== build 15 ==
==> flow/design.v (excerpt) <==
module fpga3(
    input [3:0] SW,
    input rot_A, input rot_B, input rot_dwn,
    input BTN0, input BTN1, input BTN2,
    input reset, input clk,
    output [7:0] LED,
	 output R, output G, output B,
	 output h_sync, output v_sync
    );
clock: 27.7 ns
lec_check: 0
abc_area: 1
cap_margin: 5
core_margin: 2
core_utilization: 72
cts_cluster_diameter: 233
setup_slack_margin: -2.0
slew_margin: 20
run.sh (not shown) runs the stock make flow with config.mk's settings and CLKGATE_MAP_FILE=.
From the logs: build 15 reached the end of the flow and failed the layout checks with negative setup slack.
Setup changes, build 15 to build 50
- clearing CTS_CLUSTER_DIAMETER, which used to be 233
- clearing ABC_AREA, which used to be 1
- swapping 72 for 40 in CORE_UTILIZATION
- clearing SETUP_SLACK_MARGIN, which used to be -2.0
- swapping 5 for 20 in CAP_MARGIN
- swapping 27.7 for 48.5 in the clock period (ns, I/O delays scaled along)
--- outcome ---
Build 50: no failed stages, no open violations at the end
met1 wire length was lower in the run labelled build 15.
When build 50 is set beside build 15, its delay of the slowest cell on the worst path turns out to be 0.37 ns larger.
Looking at hold slack across build 50 and build 15, the one that comes out lower is build 15.
The ratio of routed vias to standard cells in build 15 is 1.05 times that in build 50.
Compare build 50 and build 15 | register-to-register slack lower: build 15
A worst setup path startpoint of rot_indx[1] is what build 15 shows, while rot_indx[0] belongs to build 50.
Routed wire in build 50 totals less than in build 15.
Weighted congestion at the end of routability-driven global placement for build 50: about 11% down relative to build 15
Build 50 vs build 15: effective utilization at floorplan down in build 50
#### Input delta (build 25 over build 50)
- an added CTS_CLUSTER_DIAMETER of 332
- a change of CORE_UTILIZATION from 40 to 56
- an added CTS_CLUSTER_SIZE of 98
- a change of the clock period (ns, I/O delays scaled along) from 48.5 to 30.6
### Flow results
Compared with build 50, build 25 shows a lower share of the final layout cell area in multi-input gates.
Of build 25 and build 50, build 50 shows the lower number of post-CTS setup repair buffers, with build 25 above it.
When the final numbers for build 25 and build 50 were put side by side, the placeable core area turned out to be greater in build 50.
Summary of build 25 and build 50: one run falls short of a clean finish, namely build 25.
The die height of build 25 falls short of that of build 50 by 15%.
Edits applied to the flow inputs when going from build 25 to build 35:
- CTS_CLUSTER_DIAMETER changed from 332 to 233
- CTS_CLUSTER_SIZE removed (was 98)
- ABC_AREA newly set to 1
- CORE_UTILIZATION changed from 56 to 72
- the clock period (ns, I/O delays scaled along) changed from 30.6 to 34.1
- Build 35: done, clean on timing, DRC and antenna
- Compared build 35 vs build 25, and total routing usage reported by global routing is up in build 35.
- The run with more routed wire is build 35, not build 25.
- The placeable core region number comes out higher for build 25 vs build 35.
- Re number of synthesized register bits: no difference whatsoever between build 25 and build 35.
- In the flow results for build 35 and build 25, the final RePlAce weighted congestion is smaller on build 25.
- The clock buffer and inverter area fraction after layout on build 25 is in line with that on build 35.
Inputs modified between build 35 and build 37:
- changing CTS_CLUSTER_DIAMETER from 233 to 140
- changing CAP_MARGIN from 20 to 5
- changing the clock period (ns, I/O delays scaled along) from 34.1 to 27.0
### Flow results
- Ran to the end and failed final checks on negative setup slack: build 37.
- Re relative area of non-clock buffer cells in the final design: build 35 and build 37 aren't equal, and the lower value belongs to build 35.
- Summary of build 37 over build 35: filler cell count in the final layout decreased by 9.3% relative to the old numbers, wire length reported by the detailed router now larger.
- When build 37 is measured against build 35, its clock-buffer cell count turns out 2 lower.
- Total number of cells along the worst setup path: build 35 and build 37 compared, lower one is build 35
- Final worst clock skew ended up 0.0066 ns lower on build 37 than on build 35.
- The clock insertion delay at the later pin of the skew report was comparable across build 35 and build 37.
- In the flow results for build 35 and build 37, the total antenna diodes in the routed design is smaller on build 35.
